==> flow/design.v (excerpt) <==
module FPU_top_level
(
 input 	       clk,
 input 	       nrst,
 input  [31:0] floating_point1,
 input  [31:0] floating_point2,
 input  [2:0]  frm,
 input  [6:0]  funct7,
 output [31:0] floating_point_out,
 output [4:0]  flags
 );
For scale: roughly 4,200 cells after synthesis, roughly 34,000 um^2 of cells after synthesis.
Settings: LEC_CHECK=0, CAP_MARGIN=30, CORE_ASPECT_RATIO=1.15, CORE_MARGIN=2, CORE_UTILIZATION=69, CTS_CLUSTER_DIAMETER=258, CTS_CLUSTER_SIZE=43, MAX_ROUTING_LAYER=met4, PLACE_DENSITY=0.67, SETUP_SLACK_MARGIN=-0.59, SLEW_MARGIN=20, TNS_END_PERCENT=100; clock period 7.27 ns.
run.sh (not shown) runs the stock make flow with config.mk's settings and CLKGATE_MAP_FILE=.
The starting point ran to the end with violations: setup timing.
Then changed:
Settings changed: CAP_MARGIN 30 to 20, CORE_ASPECT_RATIO 1.15 to unset, CORE_UTILIZATION 69 to 59, CTS_CLUSTER_DIAMETER 258 to unset, CTS_CLUSTER_SIZE 43 to unset, MAX_ROUTING_LAYER met4 to unset, PLACE_DENSITY 0.67 to unset, SETUP_SLACK_MARGIN -0.59 to unset, TNS_END_PERCENT 100 to unset.
Clock period 7.27 ns to 5.18 ns, I/O delays scaled along.
=> This time the run never finished: it broke off in 5_1_grt. Area after synthesis stays the same. Die size rose by 17%. Synthesized cell count does not change.
Then changed:
Settings changed: CORE_UTILIZATION 59 to 66, SETUP_SLACK_MARGIN set to -0.55.
Clock period 5.18 ns to 7.67 ns, I/O delays scaled along.
- The changed run finished but fails on setup timing
- area after synthesis stays the same
- die area went down by 10%
- synthesized cell count does not change

========
Starting RTL as in the previous note.
==> flow/design.v (excerpt) <==
module FPU_top_level
(
 input 	       clk,
 input 	       nrst,
 input  [31:0] floating_point1,
 input  [31:0] floating_point2,
 input  [2:0]  frm,
 input  [6:0]  funct7,
 output [31:0] floating_point_out,
 output [4:0]  flags
 );
   reg [2:0]   frm2;
   reg [2:0]   frm3;
   reg [6:0]   funct7_2;
   reg [6:0]   funct7_3;
   localparam ADD = 7'b0100000;
   localparam MUL = 7'b0000010;
   reg 	       sign_shifted;
   reg [25:0]  frac_shifted;
   reg 	       sign_not_shifted;
   reg [25:0]  frac_not_shifted;
   reg [7:0]   exp_max;
   reg         mul_sign1;
   reg         mul_sign2;
   reg [7:0]   mul_exp1;
   reg [7:0]   mul_exp2;
   reg [25:0]  product;
   reg         mul_carry_out;
   reg [61:0]  step1_to_step2;
   reg [61:0]  nxt_step1_to_step2;
   reg        add_sign_out;
   reg [25:0] add_sum;
   reg 	      add_carry_out;
   reg [7:0]  add_exp_max;
   reg        mul_sign_out;
   reg [7:0]  sum_exp;
   reg        mul_ovf;
   reg        mul_unf;
   reg        inv;
   reg        inv2;
   reg        inv3;
   reg [37:0] step2_to_step3;
   reg [37:0] nxt_step2_to_step3;
        ADD_step1 addStep1(
			   .floating_point1_in(floating_point1),
			   .floating_point2_in(floating_point2),
			   .sign_shifted(sign_shifted),
			   .frac_shifted(frac_shifted),
			   .sign_not_shifted(sign_not_shifted),
			   .frac_not_shifted(frac_not_shifted),
			   .exp_max(exp_max)
			   );
        MUL_step1 mulStep1(
  ...
Settings: LEC_CHECK=0, CAP_MARGIN=20, CORE_MARGIN=2, CORE_UTILIZATION=64, CTS_CLUSTER_DIAMETER=372, CTS_CLUSTER_SIZE=100, PLACE_DENSITY=0.38, SETUP_SLACK_MARGIN=1.55, SLEW_MARGIN=20; clock period 6.56 ns.
The baseline failed in 5_1_grt on ODB-0269.
==> next run, changes <==
Settings changed: CORE_UTILIZATION 64 to 40, CTS_CLUSTER_DIAMETER 372 to unset, CTS_CLUSTER_SIZE 100 to unset, PLACE_DENSITY 0.38 to unset, SETUP_SLACK_MARGIN 1.55 to unset.
Clock period 6.56 ns to 10.0 ns, I/O delays scaled along.
What happened: The changed run completed without violations. Synthesized area does not change. Synthesized cell count is unchanged. Die area goes up by well over a third.
==> next run, changes <==
Settings changed: ABC_AREA set to 1, CAP_MARGIN 20 to 30, CORE_UTILIZATION 40 to 58, PLACE_DENSITY_LB_ADDON set to 0.03, SLEW_MARGIN 20 to 25.
Fmax rises slightly.
Count of clock-buffer cells in the layout stays the same.
Final cell count rises by about a fifth.
First-iteration DRC count rises by about a fifth.
Wire length rises by a few percent.
Core utilization rises by 19 points.
==> next run, changes <==
Settings changed: ABC_AREA 1 to unset, CAP_MARGIN 30 to 20, CORE_UTILIZATION 58 to 66, PLACE_DENSITY_LB_ADDON 0.03 to unset, SLEW_MARGIN 25 to 20.
Clock period 10.0 ns to 7.7 ns, I/O delays scaled along.
Outcome: This time the run produced a layout that fails on setup timing. Setup slack is worse by 1.3 ns. Register-to-register slack gets worse by 2.9 ns. First-iteration DRC count went up by 23%. Non-clock buffer count rose by 384.
==> next run, changes <==
Settings changed: CORE_UTILIZATION 66 to 53.
Clock period 7.7 ns to 9.33 ns, I/O delays scaled along.
Outcome:
- Now the flow passed the timing, design-rule and antenna checks
- worst hold slack barely changes
- via count drops by about 9%
- clock-buffer cell count drops by 1
- area after synthesis does not change
- die area climbs by 24%
- final area drops by about 8%
- cell count drops by about 2.2%
- setup slack is better by 0.72 ns

========
## build 60
Starting RTL as in the previous note.
Design FPU_top_level, start of the top module:
module FPU_top_level
(
 input 	       clk,
 input 	       nrst,
 input  [31:0] floating_point1,
 input  [31:0] floating_point2,
 input  [2:0]  frm,
 input  [6:0]  funct7,
 output [31:0] floating_point_out,
 output [4:0]  flags
 );
   reg [2:0]   frm2;
   reg [2:0]   frm3;
   reg [6:0]   funct7_2;
   reg [6:0]   funct7_3;
   localparam ADD = 7'b0100000;
   localparam MUL = 7'b0000010;
   reg 	       sign_shifted;
   reg [25:0]  frac_shifted;
   reg 	       sign_not_shifted;
   reg [25:0]  frac_not_shifted;
   reg [7:0]   exp_max;
   reg         mul_sign1;
   reg         mul_sign2;
   reg [7:0]   mul_exp1;
   reg [7:0]   mul_exp2;
   reg [25:0]  product;
   reg         mul_carry_out;
   reg [61:0]  step1_to_step2;
   reg [61:0]  nxt_step1_to_step2;
   reg        add_sign_out;
   reg [25:0] add_sum;
   reg 	      add_carry_out;
   reg [7:0]  add_exp_max;
   reg        mul_sign_out;
   reg [7:0]  sum_exp;
   reg        mul_ovf;
   reg        mul_unf;
   reg        inv;
   reg        inv2;
   reg        inv3;
   reg [37:0] step2_to_step3;
   reg [37:0] nxt_step2_to_step3;
        ADD_step1 addStep1(
			   .floating_point1_in(floating_point1),
			   .floating_point2_in(floating_point2),
			   .sign_shifted(sign_shifted),
			   .frac_shifted(frac_shifted),
			   .sign_not_shifted(sign_not_shifted),
			   .frac_not_shifted(frac_not_shifted),
			   .exp_max(exp_max)
			   );
        MUL_step1 mulStep1(
			   .fp1_in(floating_point1),
			   .fp2_in(floating_point2),
			   .sign1(mul_sign1),
  ...
export LEC_CHECK = 0
export ABC_AREA = 0
export CAP_MARGIN = 30
export CORE_ASPECT_RATIO = 1.28
export CORE_MARGIN = 6
export CORE_UTILIZATION = 34
export CTS_CLUSTER_DIAMETER = 153
export CTS_CLUSTER_SIZE = 93
export MAX_ROUTING_LAYER = met4
export MIN_ROUTING_LAYER = met2
export PLACE_DENSITY_LB_ADDON = 0.03
export SLEW_MARGIN = 15
create_clock -name core_clock -period 12.7 [get_ports {clk}]
> inputs changed (build 60 -> build 2)
- changing CORE_UTILIZATION from 34 to 62
- changing CTS_CLUSTER_SIZE from 93 to 39
- removing MIN_ROUTING_LAYER (formerly met2)
- changing SLEW_MARGIN from 15 to 20
- removing CORE_ASPECT_RATIO (formerly 1.28)
- changing CAP_MARGIN from 30 to 20
- removing CTS_CLUSTER_DIAMETER (formerly 153)
- changing CORE_MARGIN from 6 to 2
- removing ABC_AREA (formerly 0)
- removing PLACE_DENSITY_LB_ADDON (formerly 0.03)
- removing MAX_ROUTING_LAYER (formerly met4)
- changing the clock period (ns, I/O delays scaled along) from 12.7 to 7.48
## What came out
From the logs: build 2 reached the end of the flow and failed the layout checks with setup timing. The lower number of cells upsized or downsized after cts came out of build 60. Non-clock buffer count: build 2 vs build 60 up about 120%. Looking at final instance area, build 2 sits above build 60. Looking at build 2 and build 60, the later-pin clock latency in the skew report is a wash.
Input changes introduced in build 91 (baseline for comparison: build 2):
- CORE_UTILIZATION: 62 -> 68
- SETUP_SLACK_MARGIN: unset -> 1.53
- the clock period (ns, I/O delays scaled along): 7.48 -> 8.77
[summary]
- Build 91 is listed as incomplete: the tool reported an error in global routing and the run ended there.
- Diff build 91..build 2 | depth of the CTS H-tree | unchanged
- Share of cell area taken by muxes after synthesis: build 91 vs build 2 identical
- Going from build 2 to build 91, the instance area at placement was found to have gone down by 990 um^2.
- Build 91 vs. build 2: worst-case setup slack after placement picked up an extra 0.84 ns; fraction of the core area occupied by cells at floorplan picked up an extra 6.1 points.
- Sort build 91 and build 2 by post-CTS resize count desc -> top: build 91
- Build 2 -> build 91: gate count after technology mapping delta 0, exact match
- Lower number of rows in the core area among build 91 and build 2: build 91
For build 52, these inputs were changed with respect to build 91:
- changing CORE_UTILIZATION from 68 to 40
- removing SETUP_SLACK_MARGIN (formerly 1.53)
- removing CTS_CLUSTER_SIZE (formerly 39)
- changing the clock period (ns, I/O delays scaled along) from 8.77 to 9.33
[summary]
Of build 52 and build 91, only build 52 finishes the flow clean.
Status: build 91 FAILED at global routing (tool error)
Build 52 ended up with a higher pre-CTS setup slack than build 91 did.
Compared with build 91, build 52 shows a lower number of setup buffers added after CTS.
Compared with build 91, in build 52 standard cell area after detailed placement level, final weighted congestion in routability-driven placement went down 0.081.
Between build 52 and build 91, it is build 52 whose die area is higher, by about 70%.
Build 52 vs. build 91: die boundary height picked up an extra about 30%; row count +31%; multiplexer fraction of the synthesized cell area neither gained nor lost much.
Here is what was changed in the inputs of build 12 compared with build 52.
- an added TNS_END_PERCENT of 10
- an added CTS_CLUSTER_SIZE of 100
- an added CTS_CLUSTER_DIAMETER of 333
- a change of the clock period (ns, I/O delays scaled along) from 9.33 to 10.0
### Flow results
From build 52 to build 12, post-synthesis share of cell area spent on xor and xnor gates did not move at all.
Diff build 52 -> build 12 | final setup slack of the worst path | increase of 0.44 ns
When build 12 is set beside build 52, its buffers plus inverters on the worst setup path turns out to be 3 smaller.
Build 12: via count of the first global-routing pass is about 0.43% lower than what build 52 reported.
The higher actual slew at the worst max-slew pin of build 12 and build 52 is in build 52.
Measured against each other, build 12 and build 52 differ in wire length of the first global-routing pass, the higher figure coming from build 52.
Setup changes, build 12 to build 28
- swapping 40 for 71 in CORE_UTILIZATION
- clearing TNS_END_PERCENT, which used to be 10
- clearing CTS_CLUSTER_DIAMETER, which used to be 333
- putting CELL_PAD_IN_SITES_GLOBAL_PLACEMENT at 2 where nothing was set
- clearing CTS_CLUSTER_SIZE, which used to be 100
- putting GPL_TIMING_DRIVEN at 0 where nothing was set
### Flow results
Diff build 12..build 28 | yosys synthesis chip area | unchanged. Max overall die height across build 12 and build 28: build 12. global placement without I/O: build 28 exited with error. Taking build 28 over build 12, the die span in x ratio works out to 0.75. Comparing build 28 against build 12, there is no change at all in area after synthesis. NOTE: number of core rows in build 28 falls short of that of build 12. Taking build 12 over build 28, the standard cell core area ratio works out to 1.8. Going from build 12 to build 28, chip area decreased by about 43% relative to the old numbers; floorplan utilization climbed 32 points.
